[flow/run.sh]
#!/bin/bash
# the make line also repeats each setting of config.mk as NAME=value (left out here)
make -C /OpenROAD-flow-scripts/flow DESIGN_CONFIG=/design/flow/config.mk WORK_HOME=/design/flow/orfs CLKGATE_MAP_FILE= finish
[flow/config.mk]
export PLATFORM = sky130hd
export DESIGN_NAME = main
export DESIGN_NICKNAME = main
export VERILOG_FILES = /design/flow/design.v
export SDC_FILE = /design/flow/constraint.sdc
export NUM_CORES = 4
export LEC_CHECK = 0
export CAP_MARGIN = 20
export CORE_MARGIN = 2
export CORE_UTILIZATION = 58
export CTS_CLUSTER_SIZE = 99
export PLACE_DENSITY = 0.6
export SLEW_MARGIN = 20
[flow/constraint.sdc]
create_clock -name core_clock -period 4.64 [get_ports {clk}]
set_input_delay 0.9280 -clock core_clock [delete_from_list [all_inputs] [get_ports {clk}]]
set_output_delay 0.9280 -clock core_clock [all_outputs]
set_load 0.01 [all_outputs]
[flow/design.v]
`timescale 1ns/1ps
`default_nettype none
module adder_1(a, b, c_in, sum, c_out);
input wire a, b, c_in;
output logic sum, c_out;
logic sum0;
logic sum1;
logic carry0;
logic carry1;
always_comb begin
  sum0 = a ^ b;
  sum = sum0 ^ c_in;
  carry0 = a & b;
  carry1 = sum0 & c_in;
  c_out = carry1 | carry0; 
end
endmodule
`timescale 1ns/1ps
`default_nettype none
module eight_input_adder(neighbors, sum);
input  wire [7:0] neighbors;
output logic [3:0] sum;
logic s1, c1, s2, c2, s3, c3, c4, s4, c5, c6;
adder_1 FA1 (.a(neighbors[0]), .b(neighbors[1]), .c_in(neighbors[2]), .sum(s1), .c_out(c1));
adder_1 FA2 (.a(neighbors[3]), .b(neighbors[4]), .c_in(neighbors[5]), .sum(s2), .c_out(c2));
adder_1 FA3 (.a(s1), .b(s2), .c_in(neighbors[6]), .sum(s3), .c_out(c3));
adder_1 HA1 (.a(s3), .b(neighbors[7]), .c_in(1'b0), .sum(sum[0]), .c_out(c4));
adder_1 FA4 (.a(c1), .b(c2), .c_in(c3), .sum(s4), .c_out(c5));
adder_1 HA2 (.a(s4), .b(c4), .c_in(1'b0), .sum(sum[1]), .c_out(c6));
adder_1 HA3 (.a(c5), .b(c6), .c_in(1'b0), .sum(sum[2]), .c_out(sum[3]));
endmodule
module equality_comparator(a, b, out);
input wire [3:0] a;
input wire [3:0] b;
output logic out;
logic [3:0] xor_out;
always_comb begin
    xor_out = a ^ b;
    out = ~xor_out[0] & ~xor_out[1] & ~xor_out[2] & ~xor_out[3];
end
endmodule
`default_nettype none
`timescale 1ns/1ps
module conway_cell(clk, rst, ena, state_0, state_d, state_q, neighbors);
input wire clk;
input wire rst;
input wire ena;
input wire state_0;
output logic state_d;
output logic state_q;
input wire [7:0] neighbors;
logic [3:0] sum;
eight_input_adder eight_input_adder_inst (.neighbors(neighbors), .sum(sum));
logic three_neighbors;
logic two_neighbors;
logic two_or_three_neighbors;
equality_comparator two_neighbors_comparator (.a(sum), .b(4'b0010), .out(two_neighbors));
equality_comparator three_neighbors_comparator (.a(sum), .b(4'b0011), .out(three_neighbors));
always_comb begin
	two_or_three_neighbors = three_neighbors | two_neighbors;
	state_d = (~ state_q & three_neighbors) | (state_q & two_or_three_neighbors);
end
always_ff @(posedge clk) begin : delay
	state_q <= rst ? state_0 : (ena ? state_d : state_q);
end 
endmodule
`default_nettype none  
module main(clk, rst, ena, state_0, cells);
parameter N = 16;  
parameter M = N + 2;  
input wire clk;
input wire rst;
input wire ena;
input wire [N*N-1:0] state_0;
output logic [N*N-1:0] cells;
wire [M*M-1:0] bordered_cells_q;  
wire [M*M-1:0] bordered_cells_d;
logic [M*M-1:0] bordered_cells_0;  
function int cell_index(int i, int j);
  cell_index = M*j + i;
endfunction
generate
  genvar i;
  genvar j;
  for (i = 0; i < M; i = i + 1) begin : cells_x
    for (j = 0; j < M; j = j + 1) begin : cells_y
      if ( (i > 0) && (i < (M-1)) && (j > 0) && (j < (M-1)) ) begin
        assign bordered_cells_0[cell_index(i, j)] = state_0[N*(j-1) + (i-1)];
        conway_cell CELL(
          .clk(clk), .rst(rst), .ena(ena),
          .neighbors({
            bordered_cells_q[cell_index(i-1, j-1)],
            bordered_cells_q[cell_index(i-1, j  )],
            bordered_cells_q[cell_index(i-1, j+1)],
            bordered_cells_q[cell_index(i  , j+1)],
            bordered_cells_q[cell_index(i+1, j+1)],
            bordered_cells_q[cell_index(i+1, j  )],
            bordered_cells_q[cell_index(i+1, j-1)],
            bordered_cells_q[cell_index(i  , j-1)]
          }),
          .state_0(bordered_cells_0[cell_index(i, j)]),
          .state_d(bordered_cells_d[cell_index(i, j)]),
          .state_q(bordered_cells_q[cell_index(i, j)])
        );
      end else begin  
        assign bordered_cells_0[cell_index(i,j)] = 1'b0;
        assign bordered_cells_q[cell_index(i,j)] = bordered_cells_0[cell_index(i,j)];
        assign bordered_cells_d[cell_index(i,j)] = 0;
      end
    end
  end
  for (i = 0; i < N; i = i + 1) begin : unborder
    always_comb begin
        cells[N*(i+1)-1:N*i] = bordered_cells_q[M*(i+2)-2:M*(i+1)+1];
    end
  end
endgenerate
endmodule
`default_nettype wire  
==> results.json, run 1 <==
{
  "ff2ff_path_depth": 9,
  "fin_area_sq_um": 55680,
  "regArea_sq_um": 7687,
  "fillCellCount": 7229,
  "postCtsHoldBufs": 0,
  "synth-edff-count": 256,
  "grt_antenna_before_repair": 22,
  "numSynthFlops": 256,
  "setup_violations": 0,
  "avgSynthCellArea_sq_um": 10.03,
  "ff_type": "edfxtp_1",
  "critPathCaptureType": "flip-flop",
  "top_logic_kind": "adder cells",
  "yosys_cells": 4978,
  "min_to": "cells_x[16].cells_y[1].genblk1.CELL.state_q",
  "ios": 515,
  "die_y_microns": 297.4,
  "topCellsByArea": "fa_1, ha_1, edfxtp_1, inv_1, or4b_1",
  "logic_area_sq_um": 33410,
  "synth.net_count": 6916,
  "cpMostUsedCell": "fa_1",
  "cts.repair.resized": 0,
  "setup.worst_path.start": "cells_x[12].cells_y[11].genblk1.CELL.state_q",
  "async_flop_share_pct": 0,
  "crit_buf_inv": 2,
  "critPathArrivalTime_ps": 4130,
  "cts_tree": "yes",
  "vias": 32232,
  "ys_sh_mux_pct": 0,
  "hold_viol_final": 0,
  "crit_slowest_cell": "edfxtp_1",
  "grt.overflow.total": 0,
  "worstHoldPathCells": 2,
  "warnings": 97,
  "top_cell": "inv_1",
  "cts_sinks": 256,
  "r2r-start": "cells_x[12].cells_y[11].genblk1.CELL.state_q",
  "cp_max_fo": 9,
  "post_dp_cell_area_sq_um": 54460,
  "slowest_delay_ps": 780,
  "reg2reg_slack_ps": 950,
  "max_slew_margin_pct": 38.13,
  "drv_slew": 0,
  "crit_end": "cells_x[11].cells_y[11].genblk1.CELL.state_q",
  "io_buffers": 514,
  "synth_cell_types": 22,
  "fp_util_pct": 58.54,
  "area_growth_pct": 11.53,
  "htreeDepth": 2,
  "rsz0062_at_grt": "false",
  "wire_per_inst_microns": 17.78,
  "yosysWarnings": 4,
  "clkTransAtPathRegs_ps": 60,
  "hp-start": "cells_x[16].cells_y[1].genblk1.CELL.state_q",
  "hpwlAfterDp_microns": 91100,
  "max_freq_mhz": 270.8,
  "rows": 107,
  "netlist_area_sq_um": 49920,
  "ys_sh_adder_pct": 55.62,
  "drcViolationCount": 0,
  "finalWeightedCongestion": 0.8233,
  "synth_area_leader_cell": "fa_1",
  "clockRootBuffer": "clkbuf_16",
  "grt_use_total_pct": 27.33,
  "ys_sh_xor_pct": 0,
  "ys_sh_simple_pct": 8.399,
  "critPathRequiredTime_ps": 5080,
  "die_width_microns": 297.4,
  "drt_iter0_markers": 1316,
  "coreArea_sq_um": 85280,
  "startpoint_type": "flip-flop",
  "r2r_end": "cells_x[11].cells_y[11].genblk1.CELL.state_q",
  "detail-route-antenna-nets": 0,
  "drv_cap": 0,
  "cp_top_family": "adder cells",
  "min_period_ps": 3693,
  "cts_inserted_buffers": 41,
  "grt_max_degree": 196,
  "cts_buffer_depth": 3,
  "finalSetupTns_ps": 0,
  "first_pass_iters": 5,
  "path_cells": "inv_1 -> fa_1 -> fa_1 -> fa_1 -> inv_1 -> ha_1 -> ha_1 -> or4b_1 -> o21ai_1",
  "nNetsFinal": 7184,
  "grt_first_pass_wirelength_microns": 188000,
  "status": "complete, no violations",
  "synth_cells": 4978,
  "insertion_delay_ps": 580,
  "ys_seq_share_pct": 15.40,
  "top_cells_by_count": "inv_1, fa_1, ha_1",
  "finalCritPeriodShare_pct": 79.59,
  "finClkSkew_ps": 17.46,
  "worst-path-stages": 9,
  "dieArea_sq_um": 88430,
  "hold-worst-slack_ps": 716.3,
  "wirelength_microns": 114300,
  "min_path_type": "reg2reg",
  "top_area_share_pct": 36.09,
  "vias_per_cell": 5.013,
  "worstSetupPathType": "reg2reg",
  "grt_pass1_vias": 34295,
  "cts_setup_buffers": 0,
  "tightest_slew_ps": 928.0,
  "synth_compound_gate_area_share_pct": 2.897,
  "synth_chip_area_sq_um": 49920
}
[metal layers]
layer  wire length, microns  global-route usage [%]
met1                  46360                   34.69
met2                  57730                   47.04
met3                   6755                   5.762
met4                   3330                   8.249
met5                    151                       0
[stage by stage]
stage / cells / util, % / setup WS, ps
after global routing: 6428 / 65.28 / 725.2
after CTS: 6419 / 65.26 / 898.8
after floorplan: 4978 / - / 945.3
final: 6430 / 65.29 / 946.8
after global placement: 6347 / 63.86 / 978.1
after detailed placement: 6347 / 63.86 / 928.5
[area by class of cell]
class                           count  area share (%)
Sequential cell                   256           13.81
Tap cell                         1144           2.571
Inverter                         1738           11.72
Timing Repair Buffer              537           9.717
Antenna cell                       11         0.04944
Multi-Input combinational cell   2672           60.00
Clock inverter                     13          0.1011
Clock buffer                       59           2.040
==> inputs of run 2 (changes only) <==
Settings changed: CAP_MARGIN 20 to 30, CORE_UTILIZATION 58 to 70, CTS_CLUSTER_DIAMETER set to 362, CTS_CLUSTER_SIZE 99 to 34, MIN_ROUTING_LAYER set to met1, PLACE_DENSITY 0.6 to 0.64.
Clock period 4.64 ns to 3.23 ns, I/O delays scaled along.
==> results.json, run 2 <==
{
  "clockRootBuffer": "clkbuf_16",
  "synth-edff-count": 256,
  "ys_sh_xor_pct": 0,
  "status": "stopped before the end",
  "synth_cell_types": 22,
  "synth_chip_area_sq_um": 49920,
  "yosys_cells": 4978,
  "top_area_share_pct": 36.09,
  "top_cell": "inv_1",
  "ys_sh_mux_pct": 0,
  "yosysWarnings": 4,
  "fp_util_pct": 71.04,
  "top_cells_by_count": "inv_1, fa_1, ha_1",
  "htreeDepth": 1,
  "lastStage": "global routing (5_1_grt)",
  "hpwlAfterDp_microns": 99290,
  "synth_compound_gate_area_share_pct": 2.897,
  "placedCellCount": 6702,
  "rows": 97,
  "numSynthFlops": 256,
  "ys_seq_share_pct": 15.40,
  "dieArea_sq_um": 73470,
  "finalWeightedCongestion": 0.9055,
  "top_logic_kind": "adder cells",
  "ff_type": "edfxtp_1",
  "cts_inserted_buffers": 11,
  "die_y_microns": 271.1,
  "ios": 515,
  "synth_cells": 4978,
  "topCellsByArea": "fa_1, ha_1, edfxtp_1, inv_1, or4b_1",
  "cts_buffer_depth": 3,
  "avgSynthCellArea_sq_um": 10.03,
  "io_buffers": 514,
  "synth_area_leader_cell": "fa_1",
  "cts_sinks": 256,
  "ys_sh_simple_pct": 8.399,
  "die_width_microns": 271.1,
  "coreArea_sq_um": 70270,
  "async_flop_share_pct": 0,
  "synth.net_count": 6916,
  "netlist_area_sq_um": 49920,
  "postCtsHoldBufs": 0,
  "ys_sh_adder_pct": 55.62
}
[run 2: per-stage QoR]
stage	setup TNS, ps	utilization, %	cell area (sq um)	setup WS [ps]
after detailed placement	-11720	84.36	59280	-190.2
after CTS	-8820	91.62	64380	-127.6
after floorplan	-14880	-	50390	-57.08
after global placement	-1583	84.36	59280	-112.9
[run 2: timing repair]
action / in CTS
buffers inserted: 227
hold endpoints to repair: 0
resized: 622
pin swaps: 769
endpoints found under the setup margin: 196
cloned: 4
==> inputs of run 3 (changes only) <==
Settings changed: CAP_MARGIN 30 to 20, CORE_UTILIZATION 70 to 58, CTS_CLUSTER_DIAMETER 362 to not set, CTS_CLUSTER_SIZE 34 to not set, MIN_ROUTING_LAYER met1 to not set, PLACE_DENSITY 0.64 to not set.
Clock period 3.23 ns to 2.28 ns, I/O delays scaled along.
==> results.json, run 3 <==
{
  "status": "finished with violations",
  "so_faults": "setup timing",
  "critPathArrivalTime_ps": 3740,
  "clockRootBuffer": "clkbuf_16",
  "yosysWarnings": 4,
  "cts_tree": "yes",
  "post-route-util_pct": 78.87,
  "ys_sh_xor_pct": 0,
  "fillCellCount": 5813,
  "max_freq_mhz": 300.2,
  "synth-edff-count": 256,
  "drcViolationCount": 0,
  "cts_sinks": 256,
  "startpoint_type": "flip-flop",
  "worst-path-stages": 10,
  "hpwlAfterDp_microns": 94240,
  "synth_compound_gate_area_share_pct": 2.897,
  "finClkSkew_ps": 13.47,
  "worstHoldPathCells": 3,
  "crit_end": "cells_x[7].cells_y[6].genblk1.CELL.state_q",
  "r2r-start": "cells_x[8].cells_y[7].genblk1.CELL.state_q",
  "grt_pass1_vias": 38643,
  "synth_chip_area_sq_um": 49920,
  "synth.net_count": 6916,
  "finalSetupTns_ps": -218710,
  "coreArea_sq_um": 85280,
  "setup_violations": 322,
  "grt_first_pass_wirelength_microns": 194500,
  "fp_util_pct": 58.54,
  "rsz0062_at_grt": "true",
  "critPathRequiredTime_ps": 2690,
  "die_y_microns": 297.4,
  "slowest_delay_ps": 550,
  "ff2ff_path_depth": 10,
  "top_cells_by_count": "inv_1, fa_1, ha_1",
  "grt_use_total_pct": 27.52,
  "finalCritPeriodShare_pct": 146.1,
  "clkTransAtPathRegs_ps": 60,
  "logic_area_sq_um": 36250,
  "setup.worst_path.start": "cells_x[8].cells_y[7].genblk1.CELL.state_q",
  "grt_antenna_before_repair": 29,
  "hold-worst-slack_ps": 395.3,
  "grt_util_met1_pct": 34.85,
  "grt_util_met2_pct": 47.65,
  "regArea_sq_um": 7687,
  "drv_slew": 0,
  "min_period_ps": 3331,
  "cts_inserted_buffers": 41,
  "ys_seq_share_pct": 15.40,
  "grt_max_degree": 69,
  "first_pass_iters": 5,
  "warnings": 93,
  "vias": 36208,
  "io_buffers": 514,
  "yosys_cells": 4978,
  "cp_max_fo": 5,
  "hold_viol_final": 0,
  "ys_sh_adder_pct": 55.62,
  "synth_cells": 4978,
  "synth_cell_types": 22,
  "drt_iter0_markers": 1260,
  "ys_sh_mux_pct": 0,
  "finalWeightedCongestion": 0.8442,
  "tightest_slew_ps": 402.0,
  "rows": 107,
  "ys_sh_simple_pct": 8.399,
  "netlist_area_sq_um": 49920,
  "path_cells": "buf_6 -> fa_1 -> inv_2 -> fa_2 -> fa_1 -> inv_1 -> ha_2 -> ha_4 -> or4b_1 -> o21ai_1",
  "ios": 515,
  "hp-start": "rst",
  "min_to": "cells_x[11].cells_y[4].genblk1.CELL.state_q",
  "drv_cap": 0,
  "top_area_share_pct": 36.09,
  "use_met3_pct": 5.134,
  "crit_buf_inv": 3,
  "reg2reg_slack_ps": -1050,
  "wire_per_inst_microns": 16.13,
  "ff_type": "edfxtp_1",
  "critPathCaptureType": "flip-flop",
  "avgSynthCellArea_sq_um": 10.03,
  "cts_buffer_depth": 3,
  "synth_area_leader_cell": "fa_1",
  "insertion_delay_ps": 570,
  "busiest_layer": "met2",
  "detail-route-antenna-nets": 0,
  "grt.overflow.total": 0,
  "nNetsFinal": 8163,
  "dieArea_sq_um": 88430,
  "max_slew_margin_pct": 72.85,
  "min_path_type": "in2reg",
  "vias_per_cell": 4.887,
  "worstSetupPathType": "reg2reg",
  "crit_slowest_cell": "fa_1",
  "die_width_microns": 297.4,
  "cpMostUsedCell": "fa_1",
  "async_flop_share_pct": 0,
  "htreeDepth": 2,
  "r2r_end": "cells_x[7].cells_y[6].genblk1.CELL.state_q",
  "worst_slack_ps": -1051,
  "postCtsHoldBufs": 0,
  "cp_top_family": "adder cells",
  "area_growth_pct": 34.74,
  "numSynthFlops": 256,
  "wirelength_microns": 119500,
  "top_logic_kind": "adder cells",
  "top_cell": "inv_1",
  "topCellsByArea": "fa_1, ha_1, edfxtp_1, inv_1, or4b_1"
}
[run 3: stage by stage]
step / area, sq um / worst slack (ps) / std cells
2_1_floorplan: 50750 / -957.3 / 4978
3_3_place_gp: 61030 / -987.5 / 7071
3_5_place_dp: 61030 / -1062 / 7071
4_1_cts: 64880 / -1030 / 7278
5_1_grt: 67250 / -1174 / 7406
6_report: 67260 / -1051 / 7409
[run 3: area by class of cell]
cell class,instances,area share [%]
Clock inverter,12,0.07255
Sequential cell,256,11.43
Timing Repair Buffer,1516,21.04
Tap cell,1144,2.128
Multi-Input combinational cell,2672,53.90
Clock buffer,55,1.603
Inverter,1738,9.770
Antenna cell,16,0.05953
[run 3: layer usage]
metal / part of all wire, % / vias to the layer above
li1: - / 17254
met1: 40 / 18158
met2: 51 / 584
met3: 5.2 / 186
met4: 3.3 / 26
met5: 0.13 / -
[run 3: repair_timing]
item                                    in CTS  in global routing
buffers inserted                           139                119
gates resized                              328                333
pin swaps                                  437                302
cloned                                       1                  0
endpoints found under the setup margin     352                381
==> inputs of run 4 (changes only) <==
Settings changed: CAP_MARGIN 20 to 15, CELL_PAD_IN_SITES_DETAIL_PLACEMENT set to 1, CELL_PAD_IN_SITES_GLOBAL_PLACEMENT set to 3, CORE_ASPECT_RATIO set to 0.54, CORE_MARGIN 2 to 3, CORE_UTILIZATION 58 to 39, CTS_CLUSTER_SIZE set to 39, GPL_ROUTABILITY_DRIVEN set to 1, GPL_TIMING_DRIVEN set to 1, PLACE_DENSITY_LB_ADDON set to 0.2, TNS_END_PERCENT set to 70.
Clock period 2.28 ns to 3.54 ns, I/O delays scaled along.
==> results.json, run 4 <==
{
  "clkTransAtPathRegs_ps": 60,
  "numSynthFlops": 256,
  "reg2reg_slack_ps": 90,
  "max_freq_mhz": 289.9,
  "critPathArrivalTime_ps": 3900,
  "grt.overflow.total": 0,
  "rsz0062_at_grt": "true",
  "postCtsHoldBufs": 0,
  "insertion_delay_ps": 590,
  "worstSetupPathType": "reg2reg",
  "min_period_ps": 3450,
  "synth_chip_area_sq_um": 49920,
  "grt_max_degree": 101,
  "io_buffers": 514,
  "crit_buf_inv": 3,
  "nNetsFinal": 7624,
  "crit_slowest_cell": "fa_1",
  "synth_cell_types": 22,
  "dieArea_sq_um": 132500,
  "critPathRequiredTime_ps": 3990,
  "max_slew_margin_pct": 54.45,
  "avgSynthCellArea_sq_um": 10.03,
  "ff_type": "edfxtp_1",
  "drv_cap": 0,
  "worstHoldPathCells": 3,
  "setup_violations": 0,
  "critPathCaptureType": "flip-flop",
  "top_cell": "inv_1",
  "topCellsByArea": "fa_1, ha_1, edfxtp_1, inv_1, or4b_1",
  "synth_area_leader_cell": "fa_1",
  "min_to": "cells_x[16].cells_y[9].genblk1.CELL.state_q",
  "top_logic_kind": "adder cells",
  "wirelength_microns": 139900,
  "die_width_microns": 492.9,
  "synth-edff-count": 256,
  "warnings": 92,
  "drt_iter0_markers": 1137,
  "ff2ff_path_depth": 10,
  "yosys_cells": 4978,
  "cp_top_family": "adder cells",
  "clockRootBuffer": "clkbuf_16",
  "cts_sinks": 256,
  "grt_first_pass_wirelength_microns": 223800,
  "ys_seq_share_pct": 15.40,
  "first_pass_iters": 5,
  "htreeDepth": 2,
  "finClkSkew_ps": 11.23,
  "ys_sh_mux_pct": 0,
  "grt_antenna_before_repair": 23,
  "grt_use_total_pct": 21.80,
  "top_cells_by_count": "inv_1, fa_1, ha_1",
  "crit_end": "cells_x[10].cells_y[4].genblk1.CELL.state_q",
  "post-route-util_pct": 48.08,
  "cts_buffer_depth": 3,
  "r2r_end": "cells_x[10].cells_y[4].genblk1.CELL.state_q",
  "ys_sh_adder_pct": 55.62,
  "die_y_microns": 268.9,
  "finalSetupTns_ps": 0,
  "startpoint_type": "flip-flop",
  "tightest_slew_ps": 683.2,
  "ys_sh_simple_pct": 8.399,
  "drv_slew": 0,
  "finalWeightedCongestion": 0.8081,
  "wire_per_inst_microns": 18.85,
  "synth.net_count": 6916,
  "status": "complete, no violations",
  "setup.worst_path.start": "cells_x[9].cells_y[5].genblk1.CELL.state_q",
  "synth_cells": 4978,
  "hp-start": "rst",
  "netlist_area_sq_um": 49920,
  "yosysWarnings": 4,
  "cp_max_fo": 9,
  "fp_util_pct": 39.73,
  "synth_compound_gate_area_share_pct": 2.897,
  "cts_inserted_buffers": 40,
  "worst-path-stages": 10,
  "r2r-start": "cells_x[9].cells_y[5].genblk1.CELL.state_q",
  "cts_tree": "yes",
  "drcViolationCount": 0,
  "coreArea_sq_um": 125600,
  "slowest_delay_ps": 570,
  "area_growth_pct": 21.01,
  "ios": 515,
  "grt_pass1_vias": 38410,
  "finalCritPeriodShare_pct": 97.45,
  "hold_viol_final": 0,
  "min_path_type": "in2reg",
  "top_area_share_pct": 36.09,
  "ys_sh_xor_pct": 0,
  "path_cells": "buf_12 -> fa_1 -> inv_1 -> fa_1 -> fa_1 -> inv_1 -> ha_1 -> ha_1 -> or4b_1 -> o21ai_1",
  "hpwlAfterDp_microns": 116500,
  "cpMostUsedCell": "fa_1",
  "vias": 34032,
  "vias_per_cell": 4.587,
  "detail-route-antenna-nets": 0,
  "async_flop_share_pct": 0,
  "rows": 95
}
run 4: repair_timing:
action                                  in CTS  in global routing
endpoints found under the setup margin       0                 90
gates resized                                0                 80
endpoints found under the hold margin        0                  0
buffers inserted                             0                 60
run 4: metrics by stage:
step / setup slack, ps / area [sq um] / hold WS (ps) / cells
floorplan: 65.28 / 49920 / 649.1 / 4978
global placement: 89.37 / 58410 / 681.5 / 7278
detailed placement: 35.56 / 58410 / 699.0 / 7278
CTS: 4.172 / 59570 / 651.3 / 7345
global route: -18.99 / 60410 / 703.1 / 7417
finish: 90.30 / 60410 / 691.9 / 7419
run 4: final cells by class:
class | instances | area, sq um
diodes | 11 | 27.53
clock buffers | 57 | 1086
clock inverters | 10 | 68.82
fillers | 14103 | 65230
inverters | 1738 | 6531
multi-input cells | 2672 | 33570
flip-flops and latches | 256 | 7687
well taps | 1697 | 2123
repair buffers | 978 | 9319
run 4: per-layer routing:
metal  share of wire (%)  up-vias  track usage [%]
li1                    -    16151                -
met1                  47    17302            30.85
met2                  47      430            35.70
met3                 3.8      141            3.188
met4                 1.8        8            4.641
met5               0.036        -                0
==> inputs of run 5 (changes only) <==
Settings changed: CAP_MARGIN 15 to 0, CELL_PAD_IN_SITES_DETAIL_PLACEMENT 1 to not set, CELL_PAD_IN_SITES_GLOBAL_PLACEMENT 3 to not set, CORE_ASPECT_RATIO 0.54 to not set, CORE_MARGIN 3 to 2, CORE_UTILIZATION 39 to 70, CTS_CLUSTER_DIAMETER set to 29, CTS_CLUSTER_SIZE 39 to 34, GPL_ROUTABILITY_DRIVEN 1 to not set, GPL_TIMING_DRIVEN 1 to not set, MAX_ROUTING_LAYER set to met4, MIN_ROUTING_LAYER set to met1, PLACE_DENSITY_LB_ADDON 0.2 to not set, TNS_END_PERCENT 70 to not set.
Clock period 3.54 ns to 2.23 ns, I/O delays scaled along.
==> results.json, run 5 <==
{
  "postCtsHoldBufs": 0,
  "top_area_share_pct": 36.09,
  "synth.net_count": 6916,
  "top_cells_by_count": "inv_1, fa_1, ha_1",
  "numSynthFlops": 256,
  "ys_sh_simple_pct": 8.399,
  "yosys_cells": 4978,
  "lastStage": "global routing (5_1_grt)",
  "topCellsByArea": "fa_1, ha_1, edfxtp_1, inv_1, or4b_1",
  "post_dp_cell_area_sq_um": 60420,
  "placedCellCount": 6836,
  "avgSynthCellArea_sq_um": 10.03,
  "ff_type": "edfxtp_1",
  "die_width_microns": 271.1,
  "status": "stopped before the end",
  "synth_area_leader_cell": "fa_1",
  "finalWeightedCongestion": 0.8958,
  "synth_cells": 4978,
  "clockRootBuffer": "clkbuf_16",
  "fp_util_pct": 71.04,
  "cts_buffer_depth": 3,
  "ys_seq_share_pct": 15.40,
  "ys_sh_xor_pct": 0,
  "ios": 515,
  "hpwlAfterDp_microns": 96230,
  "cts_inserted_buffers": 112,
  "netlist_area_sq_um": 49920,
  "rows": 97,
  "htreeDepth": 3,
  "top_logic_kind": "adder cells",
  "io_buffers": 514,
  "top_cell": "inv_1",
  "yosysWarnings": 4,
  "dieArea_sq_um": 73470,
  "cts_sinks": 256,
  "synth_chip_area_sq_um": 49920,
  "die_y_microns": 271.1,
  "ys_sh_mux_pct": 0,
  "coreArea_sq_um": 70270,
  "ys_sh_adder_pct": 55.62,
  "error_line": "[ERROR DPL-0038] Utilization greater than 100%, impossible to legalize",
  "synth_cell_types": 22,
  "synth_compound_gate_area_share_pct": 2.897,
  "synth-edff-count": 256,
  "async_flop_share_pct": 0
}
-- run 5: per-stage QoR --
step                worst slack [ps]
CTS                            -1168
detailed placement             -1123
global placement               -1056
floorplan                      -1007
-- run 5: repair_timing --
action,4_1_cts
resized,487
setup buffers,221
pin swaps,537
endpoints found under the setup margin,452
==> inputs of run 6 (changes only) <==
Settings changed: CAP_MARGIN 0 to 20, CORE_UTILIZATION 70 to 64, CTS_CLUSTER_DIAMETER 29 to not set, CTS_CLUSTER_SIZE 34 to 100, MAX_ROUTING_LAYER met4 to not set, MIN_ROUTING_LAYER met1 to not set, PLACE_DENSITY set to 0.6.
Clock period 2.23 ns to 2.72 ns, I/O delays scaled along.
==> results.json, run 6 <==
{
  "setup.worst_path.start": "cells_x[6].cells_y[3].genblk1.CELL.state_q",
  "io_buffers": 514,
  "htreeDepth": 2,
  "hold_viol_final": 0,
  "crit_end": "cells_x[7].cells_y[2].genblk1.CELL.state_q",
  "worst-path-stages": 11,
  "async_flop_share_pct": 0,
  "drcViolationCount": 0,
  "r2r-start": "cells_x[6].cells_y[3].genblk1.CELL.state_q",
  "area_growth_pct": 41.12,
  "hp-start": "rst",
  "min_path_type": "in2reg",
  "die_y_microns": 283.3,
  "grt_antenna_before_repair": 24,
  "cts_buffer_depth": 3,
  "finalWeightedCongestion": 0.8631,
  "path_cells": "buf_6 -> buf_6 -> fa_1 -> inv_1 -> fa_2 -> fa_1 -> inv_1 -> ha_2 -> ha_4 -> or4b_1 -> o21ai_1",
  "crit_buf_inv": 4,
  "numSynthFlops": 256,
  "vias_per_cell": 5.398,
  "grt_use_total_pct": 34.36,
  "wirelength_microns": 158700,
  "crit_slowest_cell": "fa_1",
  "critPathRequiredTime_ps": 3190,
  "hpwlAfterDp_microns": 97800,
  "netlist_area_sq_um": 49920,
  "top_cells_by_count": "inv_1, fa_1, ha_1",
  "min_to": "cells_x[16].cells_y[3].genblk1.CELL.state_q",
  "postCtsHoldBufs": 0,
  "max_slew_margin_pct": 54.90,
  "ys_sh_simple_pct": 8.399,
  "cts_tree": "yes",
  "worstHoldPathCells": 3,
  "max_freq_mhz": 282.7,
  "synth_area_leader_cell": "fa_1",
  "min_period_ps": 3538,
  "drv_cap": 0,
  "rows": 102,
  "wire_per_inst_microns": 21.37,
  "top_logic_kind": "adder cells",
  "so_faults": "setup timing",
  "nNetsFinal": 8273,
  "rsz0062_at_grt": "true",
  "topCellsByArea": "fa_1, ha_1, edfxtp_1, inv_1, or4b_1",
  "r2r_end": "cells_x[7].cells_y[2].genblk1.CELL.state_q",
  "ys_seq_share_pct": 15.40,
  "ff_type": "edfxtp_1",
  "fin_area_sq_um": 70450,
  "synth_compound_gate_area_share_pct": 2.897,
  "synth_cells": 4978,
  "setup_violations": 230,
  "ys_sh_adder_pct": 55.62,
  "ff2ff_path_depth": 11,
  "synth.net_count": 6916,
  "reg2reg_slack_ps": -820,
  "clockRootBuffer": "clkbuf_16",
  "fp_util_pct": 64.55,
  "ios": 515,
  "finClkSkew_ps": 22.52,
  "avgSynthCellArea_sq_um": 10.03,
  "startpoint_type": "flip-flop",
  "top_cell": "inv_1",
  "detail-route-antenna-nets": 0,
  "first_pass_iters": 5,
  "worstSetupPathType": "reg2reg",
  "drv_slew": 0,
  "warnings": 102,
  "post_dp_cell_area_sq_um": 60660,
  "tightest_slew_ps": 676.5,
  "insertion_delay_ps": 590,
  "grt_first_pass_wirelength_microns": 217200,
  "cp_max_fo": 5,
  "cp_top_family": "adder cells",
  "slowest_delay_ps": 500,
  "ys_sh_mux_pct": 0,
  "synth-edff-count": 256,
  "ys_sh_xor_pct": 0,
  "cts_inserted_buffers": 41,
  "grt.overflow.total": 0,
  "top_area_share_pct": 36.09,
  "cts_sinks": 256,
  "dieArea_sq_um": 80250,
  "yosysWarnings": 4,
  "grt_pass1_vias": 42259,
  "finalCritPeriodShare_pct": 130.1,
  "synth_cell_types": 22,
  "vias": 40076,
  "grt_max_degree": 134,
  "clkTransAtPathRegs_ps": 60,
  "worst_slack_ps": -817.5,
  "hold-worst-slack_ps": 465.7,
  "synth_chip_area_sq_um": 49920,
  "coreArea_sq_um": 77340,
  "die_width_microns": 283.3,
  "yosys_cells": 4978,
  "status": "finished with violations",
  "drt_iter0_markers": 2553,
  "critPathCaptureType": "flip-flop",
  "critPathArrivalTime_ps": 4000
}
## run 6: layout make-up
cell class / instances / area (sq um)
multi-input combinational: 2672 / 38140
timing repair buffer: 1626 / 15510
sequential: 256 / 7687
fill: 3003 / 6888
inverter: 1738 / 6576
tap: 1040 / 1301
clock buffer: 57 / 1129
clock inverter: 14 / 60.06
antenna: 21 / 52.55
## run 6: metal layers
layer | wire, microns | track usage, % | part of all wire [%] | vias up
met1 | 55210 | 41.75 | 35 | 20211
li1 | - | - | - | 17471
met3 | 10610 | 5.129 | 6.7 | 637
met2 | 82180 | 60.67 | 52 | 1741
met5 | 97 | 0 | 0.061 | -
met4 | 10560 | 15.37 | 6.7 | 16
## run 6: repair_timing
action	CTS	global route
buffers inserted	252	168
gates cloned	1	0
pin swaps	757	681
resized	626	578
endpoints found under the setup margin	230	243
## run 6: stage by stage
step | worst slack [ps] | setup TNS [ps] | std cells | util [%]
2_1_floorplan | -517.3 | -211450 | 4978 | -
4_1_cts | -624.3 | -109580 | 7270 | 86.68
3_5_place_dp | -636.2 | -111010 | 6947 | 78.44
3_3_place_gp | -577.8 | -100270 | 6947 | 78.44
5_1_grt | -896.2 | -138580 | 7415 | 91.06
6_report | -817.5 | -120450 | 7424 | 91.09
==> inputs of run 7 (changes only) <==
Settings changed: CORE_ASPECT_RATIO set to 0.73, CORE_MARGIN 2 to 4, CORE_UTILIZATION 64 to 30, CTS_CLUSTER_SIZE 100 to 73, GPL_ROUTABILITY_DRIVEN set to 0, MAX_ROUTING_LAYER set to met4, MIN_ROUTING_LAYER set to met2, SETUP_SLACK_MARGIN set to 0.26, TNS_END_PERCENT set to 25.
Clock period 2.72 ns to 2.43 ns, I/O delays scaled along.
==> results.json, run 7 <==
{
  "crit_buf_inv": 4,
  "cts_buffer_depth": 3,
  "first_pass_iters": 8,
  "htreeDepth": 2,
  "synth_area_leader_cell": "fa_1",
  "worst_slack_ps": -933.5,
  "yosys_cells": 4978,
  "grt_use_total_pct": 26.48,
  "min_path_type": "in2reg",
  "synth.net_count": 6916,
  "wirelength_microns": 147900,
  "status": "finished with violations",
  "die_width_microns": 485.4,
  "min_period_ps": 3364,
  "grt_first_pass_wirelength_microns": 228100,
  "startpoint_type": "flip-flop",
  "cts_inserted_buffers": 41,
  "worst-path-stages": 11,
  "post_dp_cell_area_sq_um": 62530,
  "rsz0062_at_grt": "true",
  "cp_top_family": "adder cells",
  "postCtsHoldBufs": 0,
  "yosysWarnings": 4,
  "max_slew_margin_pct": 64.06,
  "drv_slew": 0,
  "io_buffers": 514,
  "grt_max_degree": 80,
  "tightest_slew_ps": 537.4,
  "ys_sh_adder_pct": 55.62,
  "synth-edff-count": 256,
  "worstHoldPathCells": 3,
  "wire_per_inst_microns": 17.38,
  "drv_cap": 0,
  "top_cell": "inv_1",
  "finClkSkew_ps": 39.38,
  "area_growth_pct": 40.42,
  "critPathCaptureType": "flip-flop",
  "ys_sh_simple_pct": 8.399,
  "synth_cells": 4978,
  "drt_iter0_markers": 5655,
  "grt_pass1_vias": 59486,
  "numSynthFlops": 256,
  "synth_chip_area_sq_um": 49920,
  "cp_max_fo": 6,
  "min_to": "cells_x[11].cells_y[4].genblk1.CELL.state_q",
  "grt.overflow.total": 0,
  "coreArea_sq_um": 164800,
  "ff2ff_path_depth": 11,
  "hold-worst-slack_ps": 361.3,
  "async_flop_share_pct": 0,
  "top_cells_by_count": "inv_1, fa_1, ha_1",
  "dieArea_sq_um": 173100,
  "rows": 127,
  "critPathRequiredTime_ps": 2920,
  "hp-start": "rst",
  "crit_end": "cells_x[3].cells_y[14].genblk1.CELL.state_q",
  "insertion_delay_ps": 660,
  "reg2reg_slack_ps": -930,
  "ios": 515,
  "slowest_delay_ps": 500,
  "so_faults": "setup timing",
  "vias": 49809,
  "ys_sh_mux_pct": 0,
  "detail-route-antenna-nets": 0,
  "setup_violations": 310,
  "synth_compound_gate_area_share_pct": 2.897,
  "r2r_end": "cells_x[3].cells_y[14].genblk1.CELL.state_q",
  "hold_viol_final": 0,
  "setup.worst_path.start": "cells_x[4].cells_y[13].genblk1.CELL.state_q",
  "topCellsByArea": "fa_1, ha_1, edfxtp_1, inv_1, or4b_1",
  "cts_sinks": 256,
  "avgSynthCellArea_sq_um": 10.03,
  "die_y_microns": 356.5,
  "hpwlAfterDp_microns": 114400,
  "clockRootBuffer": "clkbuf_16",
  "synth_cell_types": 22,
  "drcViolationCount": 0,
  "ff_type": "edfxtp_1",
  "cts_tree": "yes",
  "top_area_share_pct": 36.09,
  "worstSetupPathType": "reg2reg",
  "ys_seq_share_pct": 15.40,
  "grt_antenna_before_repair": 0,
  "max_freq_mhz": 297.3,
  "ys_sh_xor_pct": 0,
  "fin_area_sq_um": 70100,
  "fp_util_pct": 30.30,
  "vias_per_cell": 5.853,
  "r2r-start": "cells_x[4].cells_y[13].genblk1.CELL.state_q",
  "netlist_area_sq_um": 49920,
  "top_logic_kind": "adder cells",
  "finalCritPeriodShare_pct": 138.4,
  "clkTransAtPathRegs_ps": 70,
  "warnings": 93,
  "nNetsFinal": 8196,
  "crit_slowest_cell": "fa_1",
  "path_cells": "buf_12 -> buf_4 -> fa_1 -> inv_1 -> fa_2 -> fa_1 -> inv_1 -> ha_2 -> ha_4 -> or4b_1 -> o21ai_1",
  "critPathArrivalTime_ps": 3850
}
run 7: timing repair:
action                                  in CTS  in global routing
buffers inserted                           111                110
pin swaps                                  585                533
cloned                                       2                  0
gates resized                              483                502
endpoints found under the setup margin     507                507
run 7: final cells by class:
type                       count  area (sq um)
sequential                   256          7687
fill                       15530         94680
inverter                    1738          6571
multi-input combinational   2672         36950
clock inverter                25         377.9
timing repair buffer        1549         14600
clock buffer                  50          1102
antenna                       27         67.56
tap                         2193          2744
run 7: per-layer routing:
layer / up-vias / GRT usage (%) / part of all wire (%)
li1: 17276 / - / -
met1: 19237 / - / 0
met2: 12515 / 30.38 / 54
met3: 781 / 36.14 / 41
met4: 0 / 2.252 / 5.2
met5: - / - / 0
run 7: per-stage QoR:
step	instances	TNS [ps]	worst slack (ps)	util [%]
floorplan	4978	-343980	-809.8	-
CTS	8373	-190440	-911.1	40.74
global placement	8185	-177920	-964.3	37.95
finish	8510	-186830	-933.5	42.54
global route	8483	-224230	-1059	42.50
detailed placement	8185	-189330	-979.5	37.95
==> inputs of run 8 (changes only) <==
Settings changed: CORE_ASPECT_RATIO 0.73 to not set, CORE_MARGIN 4 to 2, CORE_UTILIZATION 30 to 72, CTS_CLUSTER_DIAMETER set to 139, CTS_CLUSTER_SIZE 73 to 100, GPL_ROUTABILITY_DRIVEN 0 to not set, MAX_ROUTING_LAYER met4 to not set, MIN_ROUTING_LAYER met2 to not set, SETUP_SLACK_MARGIN 0.26 to 0.51, TNS_END_PERCENT 25 to 10.
Clock period 2.43 ns to 2.28 ns, I/O delays scaled along.
==> results.json, run 8 <==
{
  "status": "stopped before the end",
  "lastStage": "global routing (5_1_grt)",
  "error_line": "[ERROR GRT-0232] Routing congestion too high. Check the congestion heatmap in the GUI.",
  "top_area_share_pct": 36.09,
  "place_ws_ps": -1146,
  "coreArea_sq_um": 68590,
  "finalWeightedCongestion": 0.9081,
  "synth_cells": 4978,
  "ys_sh_mux_pct": 0,
  "rows": 96,
  "placedCellCount": 6867,
  "numSynthFlops": 256,
  "yosys_cells": 4978,
  "grt_use_total_pct": 79.25,
  "io_buffers": 514,
  "async_flop_share_pct": 0,
  "ios": 515,
  "synth-edff-count": 256,
  "die_width_microns": 267.3,
  "hpwlAfterDp_microns": 105700,
  "ys_sh_simple_pct": 8.399,
  "fp_util_pct": 72.79,
  "topCellsByArea": "fa_1, ha_1, edfxtp_1, inv_1, or4b_1",
  "synth.net_count": 6916,
  "top_logic_kind": "adder cells",
  "synth_cell_types": 22,
  "ys_seq_share_pct": 15.40,
  "synth_area_leader_cell": "fa_1",
  "cts_buffer_depth": 3,
  "ys_sh_xor_pct": 0,
  "top_cells_by_count": "inv_1, fa_1, ha_1",
  "ys_sh_adder_pct": 55.62,
  "clockRootBuffer": "clkbuf_16",
  "grt.overflow.total": 39,
  "avgSynthCellArea_sq_um": 10.03,
  "htreeDepth": 1,
  "yosysWarnings": 4,
  "ff_type": "edfxtp_1",
  "synth_chip_area_sq_um": 49920,
  "postCtsHoldBufs": 0,
  "dieArea_sq_um": 71460,
  "netlist_area_sq_um": 49920,
  "cts_sinks": 256,
  "synth_compound_gate_area_share_pct": 2.897,
  "cts_inserted_buffers": 14,
  "top_cell": "inv_1",
  "die_y_microns": 267.3
}
-- run 8: metal layers --
layer  GRT overflow  track usage, %
met1              2           77.40
met2             11           93.19
met3             13           68.66
met4             12           78.12
met5              1           46.78
-- run 8: timing repair --
item,CTS
setup buffers,131
resized,354
endpoints found under the setup margin,511
gates cloned,1
pin swaps,309
-- run 8: through the flow --
stage	cell area, sq um	setup TNS (ps)	hold WS (ps)
after CTS	63670	-239930	388.4
after detailed placement	60600	-230170	713.3
after global placement	60600	-212260	709.4
after floorplan	50300	-409270	639.9
==> inputs of run 9 (changes only) <==
Settings changed: CAP_MARGIN 20 to 40, CORE_UTILIZATION 72 to 71, CTS_CLUSTER_DIAMETER 139 to not set, CTS_CLUSTER_SIZE 100 to 10, PLACE_DENSITY 0.6 to not set, PLACE_DENSITY_LB_ADDON set to 0.0, SETUP_SLACK_MARGIN 0.51 to 0.31, TNS_END_PERCENT 10 to not set.
Clock period 2.28 ns to 3.63 ns, I/O delays scaled along.
==> results.json, run 9 <==
{
  "yosys_cells": 4978,
  "synth.net_count": 6916,
  "htreeDepth": 2,
  "topCellsByArea": "fa_1, ha_1, edfxtp_1, inv_1, or4b_1",
  "ys_sh_xor_pct": 0,
  "synth_cell_types": 22,
  "top_cell": "inv_1",
  "synth_chip_area_sq_um": 49920,
  "cts_sinks": 256,
  "dieArea_sq_um": 72450,
  "die_width_microns": 269.2,
  "ys_sh_adder_pct": 55.62,
  "ys_sh_mux_pct": 0,
  "rows": 97,
  "netlist_area_sq_um": 49920,
  "coreArea_sq_um": 69790,
  "ff_type": "edfxtp_1",
  "ys_sh_simple_pct": 8.399,
  "postCtsHoldBufs": 0,
  "synth_cells": 4978,
  "numSynthFlops": 256,
  "finalWeightedCongestion": 0.8803,
  "ys_seq_share_pct": 15.40,
  "synth-edff-count": 256,
  "synth_compound_gate_area_share_pct": 2.897,
  "cts_buffer_depth": 3,
  "hpwlAfterDp_microns": 94490,
  "fp_util_pct": 71.54,
  "clockRootBuffer": "clkbuf_16",
  "io_buffers": 514,
  "ios": 515,
  "synth_area_leader_cell": "fa_1",
  "top_logic_kind": "adder cells",
  "async_flop_share_pct": 0,
  "top_cells_by_count": "inv_1, fa_1, ha_1",
  "avgSynthCellArea_sq_um": 10.03,
  "status": "stopped before the end",
  "top_area_share_pct": 36.09,
  "yosysWarnings": 4,
  "cts_inserted_buffers": 39,
  "die_y_microns": 269.2,
  "post_dp_cell_area_sq_um": 56550,
  "lastStage": "global routing (5_1_grt)"
}
## run 9: stage by stage
stage	util (%)	setup slack [ps]	hold slack [ps]	instances
after CTS	87.21	238.3	676.5	6792
after detailed placement	81.03	110.2	638.8	6438
after global placement	81.03	199.0	620.5	6438
after floorplan	-	262.9	649.1	4978
## run 9: what timing repair did
| action | 4_1_cts |
|---|---|
| setup endpoints to repair | 192 |
| setup buffers | 284 |
| gates resized | 321 |
| gates cloned | 3 |
| pin swaps | 168 |
==> inputs of run 10 (changes only) <==
Settings changed: CAP_MARGIN 40 to 30, CORE_UTILIZATION 71 to 70, CTS_CLUSTER_DIAMETER set to 269, CTS_CLUSTER_SIZE 10 to 20, MIN_ROUTING_LAYER set to met1, PLACE_DENSITY set to 0.64, PLACE_DENSITY_LB_ADDON 0.0 to not set, SETUP_SLACK_MARGIN 0.31 to not set.
Clock period 3.63 ns to 3.28 ns, I/O delays scaled along.
==> results.json, run 10 <==
{
  "die_y_microns": 271.1,
  "lastStage": "global routing (5_1_grt)",
  "synth_compound_gate_area_share_pct": 2.897,
  "cts_sinks": 256,
  "synth_cell_types": 22,
  "avgSynthCellArea_sq_um": 10.03,
  "ys_sh_mux_pct": 0,
  "top_area_share_pct": 36.09,
  "ys_sh_xor_pct": 0,
  "synth_area_leader_cell": "fa_1",
  "synth_chip_area_sq_um": 49920,
  "top_logic_kind": "adder cells",
  "netlist_area_sq_um": 49920,
  "io_buffers": 514,
  "ff_type": "edfxtp_1",
  "yosysWarnings": 4,
  "synth.net_count": 6916,
  "clockRootBuffer": "clkbuf_16",
  "place_ws_ps": -186.4,
  "yosys_cells": 4978,
  "ys_seq_share_pct": 15.40,
  "topCellsByArea": "fa_1, ha_1, edfxtp_1, inv_1, or4b_1",
  "finalWeightedCongestion": 0.8770,
  "htreeDepth": 1,
  "async_flop_share_pct": 0,
  "postCtsHoldBufs": 0,
  "top_cell": "inv_1",
  "cts_buffer_depth": 3,
  "fp_util_pct": 71.04,
  "numSynthFlops": 256,
  "rows": 97,
  "synth_cells": 4978,
  "ys_sh_adder_pct": 55.62,
  "top_cells_by_count": "inv_1, fa_1, ha_1",
  "cts_inserted_buffers": 16,
  "ys_sh_simple_pct": 8.399,
  "dieArea_sq_um": 73470,
  "die_width_microns": 271.1,
  "status": "stopped before the end",
  "coreArea_sq_um": 70270,
  "ios": 515,
  "hpwlAfterDp_microns": 93910,
  "synth-edff-count": 256
}
==> run 10: timing repair <==
action | in CTS
setup buffers | 232
gates cloned | 2
resized | 620
setup endpoints to repair | 193
pin swaps | 607
==> run 10: stage by stage <==
stage / hold WS [ps] / TNS [ps] / instance area [sq um] / instances / util [%]
3_5_place_dp: 709.4 / -9115 / 58610 / 6662 / 83.41
2_1_floorplan: 649.1 / -4507 / 50060 / 4978 / -
3_3_place_gp: 709.8 / -874.1 / 58610 / 6662 / 83.41
4_1_cts: 647.3 / -3143 / 63380 / 6913 / 90.19
==> inputs of run 11 (changes only) <==
Settings changed: CAP_MARGIN 30 to 20, CORE_UTILIZATION 70 to 69, CTS_CLUSTER_DIAMETER 269 to not set, CTS_CLUSTER_SIZE 20 to not set, MIN_ROUTING_LAYER met1 to not set, PLACE_DENSITY 0.64 to 0.37.
Clock period 3.28 ns to 3.63 ns, I/O delays scaled along.
==> results.json, run 11 <==
{
  "clockRootBuffer": "clkbuf_16",
  "grt_first_pass_wirelength_microns": 189900,
  "finClkSkew_ps": 20.84,
  "htreeDepth": 2,
  "crit_buf_inv": 3,
  "grt.overflow.total": 0,
  "fp_util_pct": 69.71,
  "ff_type": "edfxtp_1",
  "synth.net_count": 6916,
  "logic_area_sq_um": 33410,
  "topCellsByArea": "fa_1, ha_1, edfxtp_1, inv_1, or4b_1",
  "rows": 98,
  "ys_seq_share_pct": 15.40,
  "min_path_type": "in2reg",
  "crit_slowest_cell": "or4b_1",
  "io_buffers": 514,
  "async_flop_share_pct": 0,
  "critPathRequiredTime_ps": 4050,
  "wirelength_microns": 114500,
  "path_cells": "buf_12 -> inv_1 -> fa_1 -> fa_1 -> fa_1 -> inv_1 -> ha_1 -> ha_1 -> or4b_1 -> o21ai_1",
  "worstHoldPathCells": 3,
  "ff2ff_path_depth": 10,
  "yosys_cells": 4978,
  "grt_max_degree": 136,
  "cp_top_family": "adder cells",
  "area_growth_pct": 16.19,
  "critPathArrivalTime_ps": 3940,
  "die_width_microns": 273.0,
  "slowest_delay_ps": 520,
  "clkTransAtPathRegs_ps": 50,
  "synth_cell_types": 22,
  "first_pass_iters": 5,
  "grt_use_total_pct": 32.77,
  "numSynthFlops": 256,
  "cp_max_fo": 9,
  "drv_cap": 0,
  "ys_sh_xor_pct": 0,
  "finalWeightedCongestion": 0.8816,
  "hp-start": "rst",
  "drv_slew": 0,
  "top_cell": "inv_1",
  "drcViolationCount": 0,
  "ios": 515,
  "top_logic_kind": "adder cells",
  "synth-edff-count": 256,
  "dieArea_sq_um": 74520,
  "setup.worst_path.start": "cells_x[12].cells_y[11].genblk1.CELL.state_q",
  "synth_compound_gate_area_share_pct": 2.897,
  "hold_viol_final": 0,
  "ys_sh_adder_pct": 55.62,
  "nNetsFinal": 7500,
  "synth_area_leader_cell": "fa_1",
  "setup_violations": 0,
  "r2r-start": "cells_x[12].cells_y[11].genblk1.CELL.state_q",
  "grt_antenna_before_repair": 23,
  "warnings": 98,
  "startpoint_type": "flip-flop",
  "synth_chip_area_sq_um": 49920,
  "status": "complete, no violations",
  "ys_sh_mux_pct": 0,
  "min_to": "cells_x[12].cells_y[10].genblk1.CELL.state_q",
  "vias_per_cell": 5.189,
  "top_area_share_pct": 36.09,
  "synth_cells": 4978,
  "netlist_area_sq_um": 49920,
  "coreArea_sq_um": 71610,
  "min_period_ps": 3523,
  "cts_sinks": 256,
  "drt_iter0_markers": 1486,
  "cts_inserted_buffers": 39,
  "yosysWarnings": 4,
  "cts_buffer_depth": 3,
  "crit_end": "cells_x[11].cells_y[11].genblk1.CELL.state_q",
  "r2r_end": "cells_x[11].cells_y[11].genblk1.CELL.state_q",
  "cts.repair.resized": 0,
  "finalSetupTns_ps": 0,
  "wire_per_inst_microns": 17.49,
  "critPathCaptureType": "flip-flop",
  "cts_tree": "yes",
  "tightest_slew_ps": 733.7,
  "cpMostUsedCell": "fa_1",
  "max_freq_mhz": 283.9,
  "vias": 33976,
  "fillCellCount": 4760,
  "finalCritPeriodShare_pct": 97.04,
  "grt_pass1_vias": 36797,
  "max_slew_margin_pct": 51.09,
  "ys_sh_simple_pct": 8.399,
  "die_y_microns": 273.0,
  "top_cells_by_count": "inv_1, fa_1, ha_1",
  "insertion_delay_ps": 580,
  "worstSetupPathType": "reg2reg",
  "hpwlAfterDp_microns": 94080,
  "post-route-util_pct": 81.00,
  "avgSynthCellArea_sq_um": 10.03,
  "detail-route-antenna-nets": 0,
  "worst-path-stages": 10,
  "reg2reg_slack_ps": 110,
  "regArea_sq_um": 7687
}
-- run 11: final cells by class --
cell class,count,share of cell area [%]
antenna,15,0.06471
clock buffer,57,1.836
timing repair buffer,855,13.90
clock inverter,5,0.06256
tap,950,2.049
inverter,1738,11.25
sequential,256,13.25
multi-input combinational,2672,57.59
-- run 11: per-stage QoR --
step	area, sq um	hold WS [ps]	instances	setup slack, ps
6_report	58000	668.6	6548	107.4
5_1_grt	57990	685.2	6543	-2.648
4_1_cts	57840	639.7	6521	85.80
3_5_place_dp	56740	702.4	6459	117.5
3_3_place_gp	56740	685.2	6459	195.8
2_1_floorplan	49920	649.1	4978	137.3
-- run 11: metal layers --
| metal | vias up | routed length (microns) | global-route usage, % |
|---|---|---|---|
| met1 | 17095 | 44380 | 40.84 |
| met5 | - | 119 | 0 |
| met3 | 266 | 6778 | 6.036 |
| li1 | 15873 | - | - |
| met2 | 724 | 57350 | 56.08 |
| met4 | 18 | 5867 | 14.42 |
-- run 11: timing repair --
action / CTS / global route
endpoints found under the setup margin: 0 / 8
buffers inserted: 0 / 12
endpoints found under the hold margin: 0 / 0
hold buffers: 0 / 0
==> inputs of run 12 (changes only) <==
Settings changed: CORE_UTILIZATION 69 to 58, PLACE_DENSITY 0.37 to 0.6.
Clock period 3.63 ns to 3.1 ns, I/O delays scaled along.
==> results.json, run 12 <==
{
  "status": "finished with violations",
  "so_faults": "setup timing",
  "top_area_share_pct": 36.09,
  "htreeDepth": 2,
  "grt_use_total_pct": 28.58,
  "fp_util_pct": 58.54,
  "synth.net_count": 6916,
  "crit_slowest_cell": "fa_1",
  "cp_max_fo": 2,
  "worst-path-stages": 10,
  "coreArea_sq_um": 85280,
  "first_pass_iters": 5,
  "io_buffers": 514,
  "ys_sh_xor_pct": 0,
  "grt_pass1_vias": 39682,
  "grt_max_degree": 142,
  "fin_area_sq_um": 69040,
  "crit_buf_inv": 3,
  "setup_violations": 196,
  "regArea_sq_um": 7687,
  "tightest_slew_ps": 678.6,
  "async_flop_share_pct": 0,
  "insertion_delay_ps": 590,
  "postCtsHoldBufs": 0,
  "drt_iter0_markers": 1200,
  "setup.worst_path.start": "cells_x[15].cells_y[4].genblk1.CELL.state_q",
  "grt_antenna_before_repair": 26,
  "critPathArrivalTime_ps": 3820,
  "cts_tree": "yes",
  "drcViolationCount": 0,
  "synth_cells": 4978,
  "detail-route-antenna-nets": 0,
  "max_freq_mhz": 295.4,
  "slowest_delay_ps": 540,
  "drv_cap": 0,
  "numSynthFlops": 256,
  "grt_first_pass_wirelength_microns": 200100,
  "fillCellCount": 5381,
  "path_cells": "buf_4 -> fa_1 -> inv_1 -> fa_2 -> fa_1 -> inv_1 -> ha_1 -> ha_1 -> or4b_4 -> o21ai_2",
  "cts_sinks": 256,
  "drv_slew": 0,
  "top_logic_kind": "adder cells",
  "ff_type": "edfxtp_1",
  "min_period_ps": 3386,
  "reg2reg_slack_ps": -290,
  "ys_seq_share_pct": 15.40,
  "finalCritPeriodShare_pct": 109.2,
  "wire_per_inst_microns": 16.91,
  "worstSetupPathType": "reg2reg",
  "ios": 515,
  "finalWeightedCongestion": 0.8455,
  "worst_slack_ps": -285.6,
  "r2r_end": "cells_x[14].cells_y[5].genblk1.CELL.state_q",
  "netlist_area_sq_um": 49920,
  "yosysWarnings": 4,
  "critPathCaptureType": "flip-flop",
  "wirelength_microns": 125600,
  "hp-start": "rst",
  "top_cell": "inv_1",
  "nNetsFinal": 8179,
  "hpwlAfterDp_microns": 94600,
  "dieArea_sq_um": 88430,
  "crit_end": "cells_x[14].cells_y[5].genblk1.CELL.state_q",
  "cts_inserted_buffers": 41,
  "finClkSkew_ps": 15.06,
  "topCellsByArea": "fa_1, ha_1, edfxtp_1, inv_1, or4b_1",
  "yosys_cells": 4978,
  "min_path_type": "in2reg",
  "max_slew_margin_pct": 54.76,
  "cts_buffer_depth": 3,
  "post_dp_cell_area_sq_um": 60630,
  "avgSynthCellArea_sq_um": 10.03,
  "cp_top_family": "adder cells",
  "ys_sh_mux_pct": 0,
  "post-route-util_pct": 80.96,
  "vias": 36612,
  "min_to": "cells_x[13].cells_y[3].genblk1.CELL.state_q",
  "synth_compound_gate_area_share_pct": 2.897,
  "grt.overflow.total": 0,
  "hold_viol_final": 0,
  "synth_cell_types": 22,
  "die_width_microns": 297.4,
  "warnings": 98,
  "ff2ff_path_depth": 10,
  "top_cells_by_count": "inv_1, fa_1, ha_1",
  "r2r-start": "cells_x[15].cells_y[4].genblk1.CELL.state_q",
  "ys_sh_adder_pct": 55.62,
  "critPathRequiredTime_ps": 3530,
  "clkTransAtPathRegs_ps": 60,
  "worstHoldPathCells": 3,
  "vias_per_cell": 4.930,
  "synth_chip_area_sq_um": 49920,
  "rows": 107,
  "synth-edff-count": 256,
  "area_growth_pct": 38.30,
  "rsz0062_at_grt": "true",
  "ys_sh_simple_pct": 8.399,
  "clockRootBuffer": "clkbuf_16",
  "logic_area_sq_um": 37600,
  "synth_area_leader_cell": "fa_1",
  "die_y_microns": 297.4,
  "startpoint_type": "flip-flop"
}
[run 12: repair_timing]
action / 4_1_cts / 5_1_grt
gates cloned: 2 / 0
buffers inserted: 205 / 122
pin swaps: 685 / 686
resized: 527 / 525
hold endpoints to repair: 0 / 0
endpoints found under the setup margin: 196 / 219
[run 12: area by class of cell]
cell class / count / area share [%]
clock buffers: 56 / 1.568
diodes: 16 / 0.05799
inverters: 1738 / 9.504
well taps: 1144 / 2.073
multi-input cells: 2672 / 54.46
repair buffers: 1532 / 21.12
flip-flops and latches: 256 / 11.13
clock inverters: 13 / 0.09061
[run 12: through the flow]
step	worst slack, ps	setup TNS, ps	hold WS, ps	instances
floorplan	-161.1	-58960	649.1	4978
finish	-285.6	-26020	546.5	7427
global placement	-219.4	-21010	714.8	7036
detailed placement	-261.6	-29740	725.6	7036
CTS	-226.5	-26270	516.6	7312
global route	-370.5	-45140	549.3	7422
[run 12: per-layer routing]
layer	track usage, %	part of all wire [%]	wire length (microns)
met3	5.207	5.5	6968
met4	12.12	4.5	5666
met2	48.88	50	63390
met5	0	0.073	92
met1	35.69	39	49440
==> inputs of run 13 (changes only) <==
Settings changed: CORE_UTILIZATION 58 to 70, CTS_CLUSTER_DIAMETER set to 397, CTS_CLUSTER_SIZE set to 37, MAX_ROUTING_LAYER set to met4, PLACE_DENSITY 0.6 to not set, SETUP_SLACK_MARGIN set to 0.85.
Clock period 3.1 ns to 3.29 ns, I/O delays scaled along.
==> results.json, run 13 <==
{
  "synth_area_leader_cell": "fa_1",
  "cts_sinks": 256,
  "synth.net_count": 6916,
  "ys_seq_share_pct": 15.40,
  "yosysWarnings": 4,
  "postCtsHoldBufs": 0,
  "dieArea_sq_um": 73470,
  "grt.overflow.total": 7679,
  "ff_type": "edfxtp_1",
  "hpwlAfterDp_microns": 98630,
  "lastStage": "global routing (5_1_grt)",
  "die_width_microns": 271.1,
  "finalWeightedCongestion": 0.9039,
  "ys_sh_adder_pct": 55.62,
  "synth_chip_area_sq_um": 49920,
  "top_cell": "inv_1",
  "io_buffers": 514,
  "error_line": "[ERROR GRT-0232] Routing congestion too high. Check the congestion heatmap in the GUI.",
  "cts_inserted_buffers": 10,
  "rows": 97,
  "cts_buffer_depth": 3,
  "ios": 515,
  "topCellsByArea": "fa_1, ha_1, edfxtp_1, inv_1, or4b_1",
  "ys_sh_xor_pct": 0,
  "synth-edff-count": 256,
  "yosys_cells": 4978,
  "top_area_share_pct": 36.09,
  "numSynthFlops": 256,
  "avgSynthCellArea_sq_um": 10.03,
  "grt_use_total_pct": 108.4,
  "status": "stopped before the end",
  "ys_sh_mux_pct": 0,
  "synth_cell_types": 22,
  "fp_util_pct": 71.04,
  "ys_sh_simple_pct": 8.399,
  "async_flop_share_pct": 0,
  "synth_cells": 4978,
  "htreeDepth": 1,
  "netlist_area_sq_um": 49920,
  "top_logic_kind": "adder cells",
  "clockRootBuffer": "clkbuf_16",
  "synth_compound_gate_area_share_pct": 2.897,
  "coreArea_sq_um": 70270,
  "die_y_microns": 271.1,
  "top_cells_by_count": "inv_1, fa_1, ha_1"
}
==> run 13: metrics by stage <==
| stage | area, sq um | instances | setup slack [ps] |
|---|---|---|---|
| after floorplan | 50310 | 4978 | -9.084 |
| after global placement | 58830 | 6642 | -13.66 |
| after detailed placement | 58830 | 6642 | -107.2 |
| after CTS | 65410 | 6956 | -99.08 |
==> run 13: routing by layer <==
metal / global-route usage [%] / overflow
met5: - / -
met2: 142.6 / 6400
met3: 83.08 / 92
met1: 92.61 / 65
met4: 113.9 / 1122
==> run 13: what timing repair did <==
action,4_1_cts
pin swaps,875
hold endpoints to repair,0
cloned,4
setup buffers,298
endpoints found under the setup margin,341
gates resized,839
